[flow/design.v]
module CRC(
input           clk,         
input           rst_n,       
input  [23:0]   Din,         
input           valid,       
input  [15:0]   size,        
output [14:0]   checksum,    
output          done         
);
reg [5:0] shift_count;       
reg [5:0] limit;             
wire [1:0] extra;            
wire [4:0] offset;           
wire finish;                 
reg [15:0] crc;                                    
localparam [15:0] polynomial = 16'b1100010110011001;      
reg CS, NS;
parameter IDLE = 1'b0, FIND = 1'b1;
always @(posedge clk or negedge rst_n)
begin
 if(~rst_n)
  CS <= IDLE;
 else CS <= NS;
end
always @(posedge clk)
begin
 case(CS)
  IDLE:
  begin
   crc <= (valid) ? (Din >> offset) : 16'hffff;             
   shift_count <= 0;
  end
  FIND:
  begin
  if(crc[15] == 1'b0)                                              
  begin                                                            
   if(shift_count < offset)                                        
    crc <= {crc[14:0],Din[offset - (shift_count + 6'd1)]};            
   else crc <= crc << 1;
   shift_count <= shift_count + 6'd1;
  end
  else crc <= crc ^ polynomial;                                    
  end
 endcase
end
always @(*)
begin
 limit = 6'd15 + offset;
 case(CS)
  IDLE:
  begin
   if(valid)
    NS = FIND;
   else NS = IDLE;
  end
  FIND:
  begin
   if(finish)
    NS = IDLE;
   else NS = FIND;
  end
  default: NS = IDLE;
 endcase
end
assign extra = size[2:0] - 3'd2;
assign offset = {extra, 3'b000};
assign finish = ((shift_count == limit) && (crc[15] == 1'b0)) ? 1'b1 : 1'b0;
assign done = (CS == FIND) && finish;
assign checksum = crc[14:0];
endmodule
[flow/run.sh]
#!/bin/bash
# the make line also repeats each setting of config.mk as NAME=value (left out here)
make -C /OpenROAD-flow-scripts/flow DESIGN_CONFIG=/design/flow/config.mk WORK_HOME=/design/flow/orfs CLKGATE_MAP_FILE= finish
[flow/config.mk]
export PLATFORM = sky130hd
export DESIGN_NAME = CRC
export DESIGN_NICKNAME = CRC
export VERILOG_FILES = /design/flow/design.v
export SDC_FILE = /design/flow/constraint.sdc
export NUM_CORES = 4
export LEC_CHECK = 0
export ABC_AREA = 1
export CAP_MARGIN = 20
export CORE_MARGIN = 8
export CORE_UTILIZATION = 39
export CTS_CLUSTER_SIZE = 38
export GPL_TIMING_DRIVEN = 1
export MAX_ROUTING_LAYER = met4
export MIN_ROUTING_LAYER = met2
export PLACE_DENSITY_LB_ADDON = 0.21
export SLEW_MARGIN = 40
export TNS_END_PERCENT = 95
[flow/constraint.sdc]
create_clock -name core_clock -period 6.63 [get_ports {clk}]
set_input_delay 1.3260 -clock core_clock [delete_from_list [all_inputs] [get_ports {clk}]]
set_output_delay 1.3260 -clock core_clock [all_outputs]
set_load 0.01 [all_outputs]
==> insert_results.sql, run 1 <==
-- implementation run metrics
INSERT INTO impl_metrics (metric_group, metric, value, unit) VALUES
('outcome', 'run_status', 'no timing/DRC/antenna violations', ''),
('global_route', 'wire_length_of_the_first_global_routing_pass', '8510', 'um'),
('detailed_routing', 'vias', '2545', ''),
('detailed_routing', 'highest_layer_used_for_signal_routing', 'met4', ''),
('logic_synthesis', 'ys_async_sr_fraction', '4.35', '%'),
('finish', 'fin_util', '48.1', '%'),
('finish', 'design_area', '0.00225', 'mm2'),
('final_timing', 'max_freq', '202', 'MHz'),
('floorplanning', 'chipArea', '0.00730', 'mm2'),
('logic_synthesis', 'post_synth_and_or_nand_nor_area_fraction', '25.8', '%'),
('logic_synthesis', 'mappedNetlistNets', '322', ''),
('worst_setup_path', 'worstSetupPathDepth', '8', ''),
('worst_setup_path', 'startpoint_type', 'primary input', ''),
('logic_synthesis', 'synth_top_flop_cell', 'edfxtp_1', ''),
('logic_synthesis', 'top_cells_by_area', 'edfxtp_1 22%, nand2_1 9.6%, a21oi_1 8.8%', ''),
('clock_tree', 'cts.root.buffer_cell', 'clkbuf_8', ''),
('run', 'drv.max_cap_violation_count', '0', ''),
('worst_setup_path', 'worst_path_max_delay_cell', 'clkdlybuf4s50_1', ''),
('finish', 'finalNetCount', '344', ''),
('logic_synthesis', 'yosys_warnings', '1', ''),
('global_route', 'grt_pass1_vias', '2593', ''),
('power_and_ir_drop', 'powerComb', '0.671', 'mW'),
('global_route', 'grt_antenna_before_repair', '0', ''),
('final_timing', 'setup_violations', '0', ''),
('place', 'dpl_cell_area', '0.00221', 'mm2'),
('power_and_ir_drop', 'p_sw_share', '48.0', '%'),
('power_and_ir_drop', 'power.share.combinational', '59.9', '%'),
('worst_setup_path', 'path_delay_family', 'buffers and inverters', ''),
('power_and_ir_drop', 'total_leakage_power', '0.984', 'nW'),
('floorplanning', 'floorplan.rows', '25', ''),
('power_and_ir_drop', 'ir_worst_vdd', '0.000161', 'V'),
('worst_setup_path', 'regToRegEndpoint', 'crc[0]', ''),
('final_timing', 'totalNegativeSetupSlack', '0', 'ns'),
('worst_setup_path', 'crit_end', 'done', ''),
('logic_synthesis', 'synthAdderAreaFrac', '3.33', '%'),
('power_and_ir_drop', 'internal_power', '0.582', 'mW'),
('logic_synthesis', 'ys_seq_share', '32.2', '%'),
('floorplanning', 'initial_core_util', '40.1', '%'),
('power_and_ir_drop', 'switchingPower', '0.538', 'mW'),
('place', 'place.port_buffers', '44', ''),
('run', 'tool_warnings', '40', ''),
('logic_synthesis', 'post_synth_design_cell_area', '0.00188', 'mm2'),
('power_and_ir_drop', 'clock_power_share', '8.3', '%'),
('global_route', 'overflow', '0', ''),
('final_timing', 'fin_ws', '1.67', 'ns'),
('worst_hold_path', 'timing.hold.worst.class', 'reg -> reg', ''),
('clock_tree', 'cts_setup_buffers', '0', ''),
('clock_tree', 'clkLatencyLatePin', '0.27', 'ns'),
('detailed_routing', 'avgViaCountPerCell', '7.29', ''),
('logic_synthesis', 'synth.mux.area_fraction', '0', '%'),
('worst_hold_path', 'min_delay_endpoint', 'crc[15]', ''),
('detailed_routing', 'drt-met1-wl', '0', 'um'),
('worst_setup_path', 'data_required_time_at_the_worst_endpoint', '5.30', 'ns'),
('clock_tree', 'number_of_instances_resized_during_post_cts_repair', '0', ''),
('detailed_routing', 'detail_route.iter0.violations', '462', ''),
('detailed_routing', 'met3WireLength', '2260', 'um'),
('worst_setup_path', 'timing.critical_path.to_type', 'output pin', ''),
('logic_synthesis', 'synthMostInstantiatedCell', 'nand2_1', ''),
('power_and_ir_drop', 'clockNetworkPower', '0.0935', 'mW'),
('clock_tree', 'postCtsHoldBufs', '0', ''),
('place', 'post-dp-hpwl', '3890', 'um'),
('worst_setup_path', 'worstReg2RegStart', 'shift_count[0]', ''),
('power_and_ir_drop', 'power_density', '497', 'mW/mm2'),
('logic_synthesis', 'yosysCellCount', '274', ''),
('detailed_routing', 'n_antenna_cell', '0', ''),
('worst_setup_path', 'worstSetupPathType', 'in -> out', ''),
('detailed_routing', 'drc', '0', ''),
('power_and_ir_drop', 'powerSeq', '0.356', 'mW'),
('detailed_routing', 'ant_nets', '0', ''),
('final_timing', 'final_period_minus_worst_setup_slack', '4.96', 'ns'),
('logic_synthesis', 'synth_top_cell_by_area', 'edfxtp_1', '');
layout make-up:
type | instances | area (um2)
timing repair buffer | 44 | 435
tap | 54 | 67.6
inverter | 34 | 138
multi-input combinational | 190 | 963
sequential | 23 | 606
fill | 493 | 2440
clock buffer | 4 | 45.0
per-layer routing:
metal | up-vias | global-route usage (%)
li1 | 936 | -
met1 | 937 | -
met2 | 618 | 25.5
met3 | 54 | 32.4
met4 | 0 | 3.34
met5 | - | -
per-stage QoR:
step	hold slack, ns	std cells
2_1_floorplan	0.511	274
3_3_place_gp	0.532	345
3_5_place_dp	0.553	345
4_1_cts	0.566	349
5_1_grt	0.606	349
6_report	0.567	349
==> run 2, diff against run 1 <==
Settings changed: ABC_AREA 1 to not set, CORE_ASPECT_RATIO set to 1.81, CORE_MARGIN 8 to 2, CORE_UTILIZATION 39 to 66, CTS_CLUSTER_SIZE 38 to 47, GPL_TIMING_DRIVEN 1 to not set, MAX_ROUTING_LAYER met4 to not set, MIN_ROUTING_LAYER met2 to not set, PLACE_DENSITY_LB_ADDON 0.21 to 0.27, SETUP_SLACK_MARGIN set to -0.0, TNS_END_PERCENT 95 to 5.
Clock period 6.63 ns to 2.54 ns, I/O delays scaled along.
==> run 2 against run 1 <==
Effect of this change:
- first-iteration DRC count is 84% lower
- clock skew is 0.0080 ns higher
- hold slack worse by 0.19 ns
- via count is 35% lower
- non-clock buffer count is 12 higher
- synthesized area is 3.5% lower
- power is 140% higher
- die area is 56% lower
- critical path depth is 3 lower
- critical path type unchanged
- critical endpoint unchanged
==> insert_results.sql, run 2 <==
-- implementation run metrics
INSERT INTO impl_metrics (metric_group, metric, value, unit) VALUES
('logic_synthesis', 'synthCells', '193', ''),
('worst_hold_path', 'timing.hold.worst.class', 'in -> async', ''),
('finish', 'finalNetCount', '273', ''),
('worst_setup_path', 'path_delay_family', 'buffers and inverters', ''),
('final_timing', 'max_freq', '404', 'MHz'),
('power_and_ir_drop', 'power.share.combinational', '62.1', '%'),
('clock_tree', 'postCtsHoldBufs', '0', ''),
('worst_setup_path', 'worstRegToRegCells', '9', ''),
('power_and_ir_drop', 'seq_power_share', '29.5', '%'),
('logic_synthesis', 'ys_chip_area', '0.00181', 'mm2'),
('logic_synthesis', 'mappedNetlistNets', '241', ''),
('logic_synthesis', 'synth.logic.top_family', 'multiplexers', ''),
('power_and_ir_drop', 'ir_worst_vdd', '0.000872', 'V'),
('worst_setup_path', 'timing.critical_path.fanout_max', '3', ''),
('global_route', 'globalRouteTotalUtil', '34.3', '%'),
('detailed_routing', 'avgViaCountPerCell', '6.56', ''),
('final_timing', 'final-hold-violation-count', '0', ''),
('finish', 'area_growth', '24.3', '%'),
('floorplanning', 'coreArea', '0.00263', 'mm2'),
('worst_setup_path', 'worstSetupStartpoint', 'size[0]', ''),
('logic_synthesis', 'post_synth_and_or_nand_nor_area_fraction', '14.4', '%'),
('final_timing', 'final_period_minus_worst_setup_slack', '2.47', 'ns'),
('floorplanning', 'chipArea', '0.00320', 'mm2'),
('finish', 'fillCellCount', '156', ''),
('floorplanning', 'chipWidth', '43.0', 'um'),
('place', 'post-dp-hpwl', '3760', 'um'),
('power_and_ir_drop', 'internal_power', '1.63', 'mW'),
('final_timing', 'tightest_slew', '0.640', 'ns'),
('clock_tree', 'cts.root.buffer_cell', 'clkbuf_8', ''),
('logic_synthesis', 'ys_async_sr_fraction', '4.35', '%'),
('worst_setup_path', 'critical_path_max_stage_delay', '0.48', 'ns'),
('detailed_routing', 'drt-pass1-iter-count', '4', ''),
('logic_synthesis', 'top_cells_by_area', 'edfxtp_1 23%, dfxtp_1 8.8%, mux2i_1 7.7%', ''),
('worst_setup_path', 'timing.critical_path.to_type', 'output pin', ''),
('final_timing', 'timing.final.max_slew_violations', '0', ''),
('final_timing', 'worst_clock_skew_on_the_final_layout', '0.00938', 'ns'),
('place', 'gp_congestion', '0.909', ''),
('logic_synthesis', 'ys_sh_aoi', '16.9', '%'),
('detailed_routing', 'routed_len_inst', '19.9', 'um'),
('worst_setup_path', 'worst_path_max_delay_cell', 'clkdlybuf4s50_1', ''),
('outcome', 'run_status', 'no timing/DRC/antenna violations', ''),
('logic_synthesis', 'synth.distinct_cells', '40', ''),
('power_and_ir_drop', 'total_leakage_power', '0.884', 'nW'),
('worst_setup_path', 'data_required_time_at_the_worst_endpoint', '2.03', 'ns'),
('clock_tree', 'num_clock_sinks', '23', ''),
('logic_synthesis', 'synth_top_flop_cell', 'edfxtp_1', ''),
('logic_synthesis', 'numSynthFlops', '23', ''),
('power_and_ir_drop', 'power.group.top', 'combinational logic', ''),
('run', 'tool_warnings', '41', ''),
('worst_setup_path', 'rrSetupSlack', '0.37', 'ns'),
('logic_synthesis', 'synth.mux.area_fraction', '17.3', '%'),
('detailed_routing', 'n_antenna_cell', '0', ''),
('place', 'place.port_buffers', '44', ''),
('final_timing', 'setup_violations', '0', ''),
('detailed_routing', 'vias', '1646', ''),
('logic_synthesis', 'yosysTopAreaCellShare', '23.2', '%'),
('logic_synthesis', 'synthTopCellsByCount', '17 x nand2_1, 15 x buf_4, 14 x edfxtp_1, 14 x mux2i_1, 13 x a21oi_1', ''),
('power_and_ir_drop', 'switchingPower', '1.09', 'mW'),
('floorplanning', 'initial_core_util', '69.0', '%'),
('final_timing', 'slew_headroom', '57.2', '%'),
('worst_setup_path', 'crit_end', 'done', ''),
('final_timing', 'fin_crit_sh', '97.4', '%'),
('finish', 'ff_latch_area', '606', 'um2'),
('power_and_ir_drop', 'powerComb', '1.69', 'mW'),
('power_and_ir_drop', 'power_density', '1210', 'mW/mm2'),
('logic_synthesis', 'synthAdderAreaFrac', '3.45', '%'),
('clock_tree', 'clock_tree_buffer_depth', '2', ''),
('clock_tree', 'clkLatencyLatePin', '0.27', 'ns'),
('logic_synthesis', 'post_synth_design_cell_area', '0.00181', 'mm2'),
('final_timing', 'rsz0062_at_grt', 'true', ''),
('floorplanning', 'die_h', '74.5', 'um'),
('global_route', 'grt_pass1_vias', '1693', ''),
('worst_setup_path', 'regToRegEndpoint', 'crc[0]', ''),
('worst_setup_path', 'worstSetupPathDepth', '5', ''),
('logic_synthesis', 'yosys_warnings', '1', ''),
('run', 'drv.max_cap_violation_count', '0', ''),
('logic_synthesis', 'yosysCellCount', '193', ''),
('global_route', 'grt_max_degree', '27', ''),
('logic_synthesis', 'syn_avg_cell_area', '9.39', 'um2'),
('worst_setup_path', 'worstSetupPathType', 'in -> out', ''),
('detailed_routing', 'ant_nets', '0', ''),
('clock_tree', 'h-tree-depth', '1', ''),
('worst_setup_path', 'startpoint_type', 'primary input', ''),
('finish', 'fin_util', '85.8', '%'),
('logic_synthesis', 'ys_seq_share', '33.4', '%'),
('place', 'dp_slack', '-0.392', 'ns'),
('global_route', 'overflow', '0', ''),
('power_and_ir_drop', 'p_sw_share', '40.1', '%'),
('final_timing', 'fin_ws', '0.0659', 'ns'),
('global_route', 'wire_length_of_the_first_global_routing_pass', '8230', 'um'),
('logic_synthesis', 'synth_xor_xnor_area_share', '3.86', '%'),
('power_and_ir_drop', 'clockNetworkPower', '0.230', 'mW'),
('worst_setup_path', 'path_cells', 'clkdlybuf4s50_1 -> ha_1 -> xor2_1 -> nor4_2 -> buf_2', ''),
('worst_setup_path', 'worstReg2RegStart', 'shift_count[2]', ''),
('floorplanning', 'floorplan.rows', '25', ''),
('detailed_routing', 'drc', '0', ''),
('worst_setup_path', 'worstPathArrival', '1.97', 'ns'),
('logic_synthesis', 'synthMostInstantiatedCell', 'nand2_1', ''),
('finish', 'multiInputGateArea', '0.00102', 'mm2'),
('detailed_routing', 'detail_route.iter0.violations', '75', ''),
('floorplanning', 'io_pins', '59', ''),
('clock_tree', 'clk_pin_slew', '0.08', 'ns'),
('clock_tree', 'cts_tree', 'yes', ''),
('power_and_ir_drop', 'powerSeq', '0.802', 'mW'),
('logic_synthesis', 'edff_count_synth', '14', ''),
('clock_tree', 'cts-buffers-inserted', '3', ''),
('detailed_routing', 'drt-total-wl', '5000', 'um'),
('power_and_ir_drop', 'clock_power_share', '8.5', '%'),
('global_route', 'grt_antenna_before_repair', '0', ''),
('logic_synthesis', 'synth_top_cell_by_area', 'edfxtp_1', ''),
('worst_setup_path', 'crit_buf_inv', '2', '');
==> run 2: per-stage QoR <==
step | cells | area [um2] | setup TNS (ns) | hold WS (ns) | power, mW
2_1_floorplan | 193 | 1810 | 0 | 0.212 | 1.98
3_3_place_gp | 247 | 2200 | -0.585 | 0.470 | 2.37
3_5_place_dp | 247 | 2200 | -0.657 | 0.473 | 2.46
4_1_cts | 251 | 2250 | 0 | 0.373 | 2.71
5_1_grt | 251 | 2250 | -0.00996 | 0.365 | 2.90
6_report | 251 | 2250 | 0 | 0.379 | 2.72
==> run 2: per-layer routing <==
layer  GRT usage (%)  wire, um  up-vias
met5               0         0        -
li1                -         -      759
met3            3.40       291       15
met2            62.6      2750       84
met1            39.1      1790      788
met4            17.2       171        0
==> run 2: layout make-up <==
type	instances	area share [%]
flip-flops and latches	23	26.9
multi-input cells	137	45.3
clock inverters	1	0.222
well taps	27	1.50
inverters	4	0.666
repair buffers	56	23.7
clock buffers	3	1.83
==> run 2: what timing repair did <==
action                                  in CTS  in global routing
endpoints found under the setup margin       1                  2
pin swaps                                    1                  1
setup buffers                                0                  0
resized                                      5                  2
hold endpoints to repair                     0                  0
==> run 3, diff against run 2 <==
Settings changed: ABC_AREA set to 1, CORE_UTILIZATION 66 to 72, CTS_CLUSTER_DIAMETER set to 29, SETUP_SLACK_MARGIN -0.0 to 0.08, TNS_END_PERCENT 5 to 95.
Clock period 2.54 ns to 2.49 ns, I/O delays scaled along.
==> run 3 against run 2 <==
Effect of this change:
- sequential share of layout area shrank 0.53 points
- combinational power grew about 20%
- count of clock-buffer cells in the layout grew 1
- largest cell class unchanged
- register-to-register slack lost 0.16 ns
- largest power group unchanged
- global-route usage grew 3.9 points
- wire length grew 13%
==> insert_results.sql, run 3 <==
-- implementation run metrics
INSERT INTO impl_metrics (metric_group, metric, value, unit) VALUES
('logic_synthesis', 'post_synth_and_or_nand_nor_area_fraction', '25.8', '%'),
('logic_synthesis', 'yosysTopAreaCellShare', '22.4', '%'),
('final_timing', 'tightest_slew', '0.655', 'ns'),
('worst_setup_path', 'startpoint_type', 'primary input', ''),
('power_and_ir_drop', 'clockNetworkPower', '0.237', 'mW'),
('place', 'place.port_buffers', '44', ''),
('floorplanning', 'floorplan.rows', '25', ''),
('logic_synthesis', 'post_synth_design_cell_area', '0.00188', 'mm2'),
('worst_setup_path', 'crit_buf_inv', '3', ''),
('detailed_routing', 'n_antenna_cell', '0', ''),
('final_timing', 'worst_clock_skew_on_the_final_layout', '0.00295', 'ns'),
('logic_synthesis', 'synth_xor_xnor_area_share', '1.40', '%'),
('logic_synthesis', 'yosysCellCount', '274', ''),
('logic_synthesis', 'synthAdderAreaFrac', '3.33', '%'),
('logic_synthesis', 'mappedNetlistNets', '322', ''),
('global_route', 'globalRouteTotalUtil', '38.2', '%'),
('worst_setup_path', 'path_delay_family', 'buffers and inverters', ''),
('run', 'tool_warnings', '42', ''),
('worst_setup_path', 'critical_path_max_stage_delay', '0.31', 'ns'),
('logic_synthesis', 'numSynthFlops', '23', ''),
('worst_setup_path', 'data_required_time_at_the_worst_endpoint', '1.99', 'ns'),
('outcome', 'run_status', 'no timing/DRC/antenna violations', ''),
('power_and_ir_drop', 'power_density', '1360', 'mW/mm2'),
('finish', 'area_growth', '22.3', '%'),
('detailed_routing', 'drc', '0', ''),
('final_timing', 'final_period_minus_worst_setup_slack', '2.33', 'ns'),
('detailed_routing', 'vias', '2054', ''),
('clock_tree', 'cts_tree', 'yes', ''),
('final_timing', 'max_freq', '429', 'MHz'),
('power_and_ir_drop', 'p_sw_share', '48.7', '%'),
('logic_synthesis', 'synthCells', '274', ''),
('logic_synthesis', 'synth_top_flop_cell', 'edfxtp_1', ''),
('logic_synthesis', 'ys_async_sr_fraction', '4.35', '%'),
('clock_tree', 'num_clock_sinks', '23', ''),
('detailed_routing', 'ant_nets', '0', ''),
('power_and_ir_drop', 'powerSeq', '0.861', 'mW'),
('detailed_routing', 'drt-total-wl', '5640', 'um'),
('worst_setup_path', 'timing.critical_path.fanout_max', '2', ''),
('power_and_ir_drop', 'internal_power', '1.60', 'mW'),
('detailed_routing', 'drt-pass1-iter-count', '5', ''),
('worst_setup_path', 'worstPathArrival', '1.83', 'ns'),
('logic_synthesis', 'synthMostInstantiatedCell', 'nand2_1', ''),
('run', 'drv.max_cap_violation_count', '0', ''),
('logic_synthesis', 'ys_sh_aoi', '20.7', '%'),
('final_timing', 'setup_violations', '0', ''),
('clock_tree', 'clkLatencyLatePin', '0.26', 'ns'),
('logic_synthesis', 'edff_count_synth', '14', ''),
('final_timing', 'rsz0062_at_grt', 'true', ''),
('logic_synthesis', 'ys_chip_area', '0.00188', 'mm2'),
('clock_tree', 'clock_tree_buffer_depth', '2', ''),
('power_and_ir_drop', 'total_leakage_power', '1.03', 'nW'),
('place', 'post-dp-hpwl', '4230', 'um'),
('logic_synthesis', 'syn_avg_cell_area', '6.86', 'um2'),
('logic_synthesis', 'yosys_warnings', '1', ''),
('logic_synthesis', 'synth.mux.area_fraction', '0', '%'),
('logic_synthesis', 'synth.logic.top_family', 'simple AND/OR/NAND/NOR gates', ''),
('worst_setup_path', 'worstReg2RegStart', 'shift_count[0]', ''),
('power_and_ir_drop', 'ir_worst_vdd', '0.000950', 'V'),
('global_route', 'wire_length_of_the_first_global_routing_pass', '8830', 'um'),
('global_route', 'grt_max_degree', '25', ''),
('floorplanning', 'io_pins', '59', ''),
('power_and_ir_drop', 'power.share.combinational', '64.9', '%'),
('floorplanning', 'initial_core_util', '74.2', '%'),
('worst_setup_path', 'worstRegToRegCells', '14', ''),
('place', 'numPlacedInstances', '327', ''),
('power_and_ir_drop', 'power.group.top', 'combinational logic', ''),
('final_timing', 'timing.final.max_slew_violations', '0', ''),
('floorplanning', 'coreArea', '0.00253', 'mm2'),
('place', 'gp_congestion', '0.996', ''),
('final_timing', 'final-hold-violation-count', '0', ''),
('global_route', 'overflow', '0', ''),
('floorplanning', 'chipWidth', '42.0', 'um'),
('final_timing', 'slew_headroom', '56.2', '%'),
('clock_tree', 'clk_pin_slew', '0.08', 'ns'),
('finish', 'finalNetCount', '353', ''),
('power_and_ir_drop', 'powerComb', '2.03', 'mW'),
('finish', 'stdcell_count', '331', ''),
('logic_synthesis', 'top_cells_by_area', 'edfxtp_1 22%, nand2_1 9.6%, a21oi_1 8.8%', ''),
('worst_setup_path', 'rrSetupSlack', '0.21', 'ns'),
('logic_synthesis', 'synth_top_cell_by_area', 'edfxtp_1', ''),
('detailed_routing', 'detail_route.iter0.violations', '116', ''),
('worst_setup_path', 'worstSetupStartpoint', 'size[1]', ''),
('worst_setup_path', 'regToRegEndpoint', 'crc[0]', ''),
('clock_tree', 'postCtsHoldBufs', '0', ''),
('power_and_ir_drop', 'seq_power_share', '27.5', '%'),
('detailed_routing', 'routed_len_inst', '17.0', 'um'),
('logic_synthesis', 'ys_seq_share', '32.2', '%'),
('logic_synthesis', 'synthTopCellsByCount', '48 x nand2_1, 33 x a21oi_1, 28 x o21ai_0, 27 x inv_1, 25 x nand3_1', ''),
('global_route', 'grt_antenna_before_repair', '0', ''),
('worst_setup_path', 'worstSetupPathDepth', '7', ''),
('worst_setup_path', 'worst_path_max_delay_cell', 'nor4_2', ''),
('logic_synthesis', 'synth.distinct_cells', '31', ''),
('floorplanning', 'die_h', '72.7', 'um'),
('power_and_ir_drop', 'switchingPower', '1.53', 'mW'),
('power_and_ir_drop', 'clock_power_share', '7.6', '%'),
('global_route', 'grt_pass1_vias', '2014', ''),
('clock_tree', 'cts.root.buffer_cell', 'clkbuf_8', ''),
('worst_setup_path', 'path_cells', 'dlygate4sd2_1 -> inv_2 -> ha_1 -> xor2_1 -> nor4_2 -> and2_1 -> clkdlybuf4s15_2', ''),
('finish', 'fin_util', '90.7', '%'),
('clock_tree', 'cts_setup_buffers', '0', ''),
('clock_tree', 'h-tree-depth', '1', ''),
('worst_setup_path', 'timing.critical_path.to_type', 'output pin', ''),
('worst_setup_path', 'worstSetupPathType', 'in -> out', ''),
('clock_tree', 'cts-buffers-inserted', '3', ''),
('floorplanning', 'chipArea', '0.00305', 'mm2'),
('worst_hold_path', 'timing.hold.worst.class', 'in -> async', ''),
('worst_setup_path', 'crit_end', 'done', ''),
('final_timing', 'fin_crit_sh', '93.7', '%'),
('detailed_routing', 'avgViaCountPerCell', '6.21', '');
run 3: final cells by class:
| class | instances | area (um2) |
|---|---|---|
| inverters | 34 | 138 |
| well taps | 27 | 33.8 |
| clock buffers | 4 | 45.0 |
| repair buffers | 53 | 507 |
| flip-flops and latches | 23 | 606 |
| fillers | 120 | 235 |
| multi-input cells | 190 | 970 |
run 3: per-stage QoR:
step	total power, mW	setup slack (ns)	cell area [um2]	hold slack [ns]	setup TNS [ns]
final	3.13	0.158	2300	0.372	0
after detailed placement	2.83	-0.536	2250	0.576	-0.536
after global routing	3.34	0.0308	2300	0.373	0
after global placement	2.72	-0.401	2250	0.533	-0.401
after CTS	3.08	0.0848	2300	0.377	0
after floorplan	2.30	0.287	1880	0.202	0
run 3: metal layers:
metal	share of wire, %	GRT usage, %	up-vias
li1	-	-	963
met1	32	36.0	916
met2	54	72.9	134
met3	7.7	5.45	41
met4	6.7	26.5	0
met5	0	0	-
run 3: what timing repair did:
| item | 4_1_cts | 5_1_grt |
|---|---|---|
| gates resized | 6 | 0 |
| setup endpoints to repair | 1 | 2 |
| pin swaps | 2 | 1 |
| cloned | 0 | 0 |
==> run 4, diff against run 3 <==
Settings changed: CAP_MARGIN 20 to 5, CORE_ASPECT_RATIO 1.81 to not set, CTS_CLUSTER_DIAMETER 29 to not set, CTS_CLUSTER_SIZE 47 to 32, PLACE_DENSITY_LB_ADDON 0.27 to 0.2, SETUP_SLACK_MARGIN 0.08 to 0.46, SLEW_MARGIN 40 to 20, TNS_END_PERCENT 95 to not set.
Clock period 2.49 ns to 2.5 ns, I/O delays scaled along.
==> run 4 against run 3 <==
Effect of this change:
- the flow now stops in global placement (3_3_place_gp)
- synthesized cell count stayed put
- synthesized area stayed put
- die area fell by 0.59%
==> insert_results.sql, run 4 <==
-- flow metrics import
INSERT INTO impl_metrics (metric_group, metric, value, unit) VALUES
('logic_synthesis', 'synth_top_flop_cell', 'edfxtp_1', ''),
('logic_synthesis', 'ys_sh_aoi', '20.7', '%'),
('logic_synthesis', 'post_synth_and_or_nand_nor_area_fraction', '25.8', '%'),
('logic_synthesis', 'ys_seq_share', '32.2', '%'),
('logic_synthesis', 'yosysTopAreaCellShare', '22.4', '%'),
('floorplanning', 'initial_core_util', '75.9', '%'),
('logic_synthesis', 'synthMostInstantiatedCell', 'nand2_1', ''),
('logic_synthesis', 'synth_xor_xnor_area_share', '1.40', '%'),
('floorplanning', 'chipArea', '0.00303', 'mm2'),
('outcome', 'last-stage-reached', 'global placement (3_3_place_gp)', ''),
('floorplanning', 'io_pins', '59', ''),
('logic_synthesis', 'ys_chip_area', '0.00188', 'mm2'),
('logic_synthesis', 'edff_count_synth', '14', ''),
('logic_synthesis', 'synth.mux.area_fraction', '0', '%'),
('logic_synthesis', 'synthTopCellsByCount', '48 x nand2_1, 33 x a21oi_1, 28 x o21ai_0, 27 x inv_1, 25 x nand3_1', ''),
('floorplanning', 'coreArea', '0.00248', 'mm2'),
('outcome', 'run_status', 'stopped before the end', ''),
('logic_synthesis', 'synth.logic.top_family', 'simple AND/OR/NAND/NOR gates', ''),
('logic_synthesis', 'syn_avg_cell_area', '6.86', 'um2'),
('outcome', 'error_message', '[ERROR FLW-0024] Place density exceeds 1.0 (current PLACE_DENSITY_LB_ADDON =  0.2). Please check if the value of  PLACE_DENSITY_LB_ADDON is between 0 and 0.99.', ''),
('logic_synthesis', 'top_cells_by_area', 'edfxtp_1 22%, nand2_1 9.6%, a21oi_1 8.8%', ''),
('logic_synthesis', 'mappedNetlistNets', '322', ''),
('logic_synthesis', 'ys_async_sr_fraction', '4.35', '%'),
('logic_synthesis', 'yosys_warnings', '1', ''),
('floorplanning', 'chipWidth', '55.1', 'um'),
('logic_synthesis', 'synthAdderAreaFrac', '3.33', '%'),
('logic_synthesis', 'post_synth_design_cell_area', '0.00188', 'mm2'),
('logic_synthesis', 'numSynthFlops', '23', ''),
('floorplanning', 'floorplan.rows', '18', ''),
('logic_synthesis', 'synth_top_cell_by_area', 'edfxtp_1', ''),
('logic_synthesis', 'synthCells', '274', ''),
('logic_synthesis', 'synth.distinct_cells', '31', ''),
('logic_synthesis', 'yosysCellCount', '274', ''),
('floorplanning', 'die_h', '55.1', 'um');
==> run 5, diff against run 4 <==
Settings changed: ABC_AREA 1 to not set, CAP_MARGIN 5 to 10, CELL_PAD_IN_SITES_GLOBAL_PLACEMENT set to 0, CORE_ASPECT_RATIO set to 1.82, CORE_MARGIN 2 to 7, CORE_UTILIZATION 72 to 40, CTS_CLUSTER_DIAMETER set to 239, CTS_CLUSTER_SIZE 32 to 47, GPL_ROUTABILITY_DRIVEN set to 0, GPL_TIMING_DRIVEN set to 1, HOLD_SLACK_MARGIN set to 0.1, MAX_ROUTING_LAYER set to met4, MIN_ROUTING_LAYER set to met2, PLACE_DENSITY_LB_ADDON 0.2 to 0.27, SETUP_SLACK_MARGIN 0.46 to not set, SLEW_MARGIN 20 to 0.
Clock period 2.5 ns to 5.5 ns, I/O delays scaled along.
==> run 5 against run 4 <==
Effect of this change:
- synthesized cell count fell by 30%
- synthesized area is 3.5% lower
- die area grew 120%
- now clean on timing, DRC and antenna
==> insert_results.sql, run 5 <==
-- implementation run metrics
INSERT INTO impl_metrics (metric_group, metric, value, unit) VALUES
('floorplanning', 'die_h', '105', 'um'),
('final_timing', 'tightest_slew', '0.695', 'ns'),
('logic_synthesis', 'ys_chip_area', '0.00181', 'mm2'),
('power_and_ir_drop', 'power.group.top', 'combinational logic', ''),
('power_and_ir_drop', 'powerSeq', '0.410', 'mW'),
('power_and_ir_drop', 'power.share.combinational', '55.7', '%'),
('final_timing', 'setup_violations', '0', ''),
('run', 'tool_warnings', '40', ''),
('clock_tree', 'num_clock_sinks', '23', ''),
('power_and_ir_drop', 'p_sw_share', '40.6', '%'),
('floorplanning', 'chipWidth', '63.9', 'um'),
('power_and_ir_drop', 'clock_power_share', '10.0', '%'),
('final_timing', 'max_freq', '224', 'MHz'),
('global_route', 'grt_max_degree', '28', ''),
('detailed_routing', 'detail_route.iter0.violations', '499', ''),
('power_and_ir_drop', 'clockNetworkPower', '0.119', 'mW'),
('final_timing', 'totalNegativeSetupSlack', '0', 'ns'),
('global_route', 'grt_antenna_before_repair', '0', ''),
('logic_synthesis', 'synth_top_flop_cell', 'edfxtp_1', ''),
('place', 'dpl_cell_area', '0.00216', 'mm2'),
('floorplanning', 'chipArea', '0.00670', 'mm2'),
('logic_synthesis', 'synth.logic.top_family', 'multiplexers', ''),
('logic_synthesis', 'syn_avg_cell_area', '9.39', 'um2'),
('floorplanning', 'floorplan.rows', '32', ''),
('worst_setup_path', 'worstSetupPathDepth', '6', ''),
('worst_hold_path', 'timing.hold.worst.class', 'reg -> reg', ''),
('final_timing', 'timing.final.max_slew_violations', '0', ''),
('logic_synthesis', 'ys_async_sr_fraction', '4.35', '%'),
('clock_tree', 'h-tree-depth', '1', ''),
('logic_synthesis', 'yosys_warnings', '1', ''),
('detailed_routing', 'ant_nets', '0', ''),
('worst_setup_path', 'crit_buf_inv', '3', ''),
('logic_synthesis', 'synth.distinct_cells', '40', ''),
('logic_synthesis', 'yosysCellCount', '193', ''),
('logic_synthesis', 'synthCells', '193', ''),
('floorplanning', 'coreArea', '0.00428', 'mm2'),
('detailed_routing', 'n_antenna_cell', '0', ''),
('clock_tree', 'cts_setup_buffers', '0', ''),
('logic_synthesis', 'synth_xor_xnor_area_share', '3.86', '%'),
('global_route', 'globalRouteTotalUtil', '24.6', '%'),
('run', 'drv.max_cap_violation_count', '0', ''),
('clock_tree', 'cts-buffers-inserted', '3', ''),
('clock_tree', 'number_of_instances_resized_during_post_cts_repair', '0', ''),
('logic_synthesis', 'ys_seq_share', '33.4', '%'),
('global_route', 'overflow', '0', ''),
('clock_tree', 'postCtsHoldBufs', '0', ''),
('worst_setup_path', 'worstRegToRegCells', '7', ''),
('clock_tree', 'cts_tree', 'yes', ''),
('final_timing', 'final_period_minus_worst_setup_slack', '4.46', 'ns'),
('place', 'numPlacedInstances', '262', ''),
('finish', 'stdcell_count', '266', ''),
('worst_setup_path', 'timing.critical_path.fanout_max', '25', ''),
('worst_setup_path', 'data_required_time_at_the_worst_endpoint', '4.40', 'ns'),
('power_and_ir_drop', 'internal_power', '0.709', 'mW'),
('logic_synthesis', 'synth_top_cell_by_area', 'edfxtp_1', ''),
('detailed_routing', 'vias', '2131', ''),
('worst_setup_path', 'path_cells', 'clkdlybuf4s50_1 -> buf_4 -> ha_1 -> xor2_1 -> nor4_1 -> clkdlybuf4s50_1', ''),
('clock_tree', 'clkLatencyLatePin', '0.28', 'ns'),
('clock_tree', 'clk_pin_slew', '0.10', 'ns'),
('logic_synthesis', 'synthAdderAreaFrac', '3.45', '%'),
('detailed_routing', 'routed_len_inst', '19.2', 'um'),
('worst_setup_path', 'worstReg2RegStart', 'shift_count[2]', ''),
('power_and_ir_drop', 'power_density', '540', 'mW/mm2'),
('final_timing', 'fin_crit_sh', '81.2', '%'),
('worst_setup_path', 'worstSetupStartpoint', 'size[0]', ''),
('logic_synthesis', 'edff_count_synth', '14', ''),
('final_timing', 'hold-worst-slack', '0.504', 'ns'),
('logic_synthesis', 'synthTopCellsByCount', '17 x nand2_1, 15 x buf_4, 14 x edfxtp_1, 14 x mux2i_1, 13 x a21oi_1', ''),
('power_and_ir_drop', 'total_leakage_power', '0.831', 'nW'),
('final_timing', 'final-hold-violation-count', '0', ''),
('final_timing', 'worst_clock_skew_on_the_final_layout', '0.00203', 'ns'),
('logic_synthesis', 'top_cells_by_area', 'edfxtp_1 23%, dfxtp_1 8.8%, mux2i_1 7.7%', ''),
('worst_setup_path', 'crit_end', 'done', ''),
('worst_setup_path', 'worst_path_max_delay_cell', 'clkdlybuf4s50_1', ''),
('worst_hold_path', 'min_delay_endpoint', 'crc[15]', ''),
('logic_synthesis', 'synth.mux.area_fraction', '17.3', '%'),
('worst_setup_path', 'path_delay_family', 'buffers and inverters', ''),
('floorplanning', 'initial_core_util', '42.3', '%'),
('finish', 'finalNetCount', '264', ''),
('detailed_routing', 'drt-pass1-iter-count', '25', ''),
('logic_synthesis', 'post_synth_design_cell_area', '0.00181', 'mm2'),
('logic_synthesis', 'post_synth_and_or_nand_nor_area_fraction', '14.4', '%'),
('power_and_ir_drop', 'ir_worst_vdd', '0.000370', 'V'),
('worst_setup_path', 'critical_path_max_stage_delay', '0.61', 'ns'),
('logic_synthesis', 'synthMostInstantiatedCell', 'nand2_1', ''),
('outcome', 'run_status', 'no timing/DRC/antenna violations', ''),
('final_timing', 'slew_headroom', '53.6', '%'),
('finish', 'area_growth', '21.9', '%'),
('place', 'post-dp-hpwl', '3800', 'um'),
('power_and_ir_drop', 'powerComb', '0.665', 'mW'),
('detailed_routing', 'drc', '0', ''),
('clock_tree', 'clock_tree_buffer_depth', '2', ''),
('global_route', 'grt_pass1_vias', '2293', ''),
('power_and_ir_drop', 'fin_total_pwr', '1.19', 'mW'),
('worst_setup_path', 'rrSetupSlack', '2.74', 'ns'),
('worst_setup_path', 'regToRegEndpoint', 'crc[0]', ''),
('logic_synthesis', 'yosysTopAreaCellShare', '23.2', '%'),
('logic_synthesis', 'numSynthFlops', '23', ''),
('logic_synthesis', 'mappedNetlistNets', '241', ''),
('final_timing', 'rsz0062_at_grt', 'false', ''),
('logic_synthesis', 'ys_sh_aoi', '16.9', '%'),
('detailed_routing', 'avgViaCountPerCell', '8.01', '');
==> run 5: final cells by class <==
type | instances | area [um2]
Inverter | 4 | 15.0
Tap cell | 51 | 63.8
Sequential cell | 23 | 606
Timing Repair Buffer | 47 | 463
Fill cell | 405 | 2070
Clock inverter | 1 | 7.51
Clock buffer | 3 | 41.3
Multi-Input combinational cell | 137 | 1010
==> run 5: metrics by stage <==
stage / setup WS, ns / utilization [%]
CTS: 1.02 / 51.6
global route: 0.916 / 51.6
global placement: 1.07 / 50.4
finish: 1.04 / 51.6
floorplan: 2.09 / -
detailed placement: 1.03 / 50.4
==> run 5: routing by layer <==
metal  vias to the layer above  share of wire [%]  global-route usage [%]  wire length, um
met4                         0                 11                    5.30              582
li1                        731                  -                       -                -
met3                        89                 36                    31.8             1830
met2                       573                 53                    28.6             2700
met1                       738                  0                       -                0
met5                         -                  0                       -                0
Power is estimated from default activity; no workload was simulated.
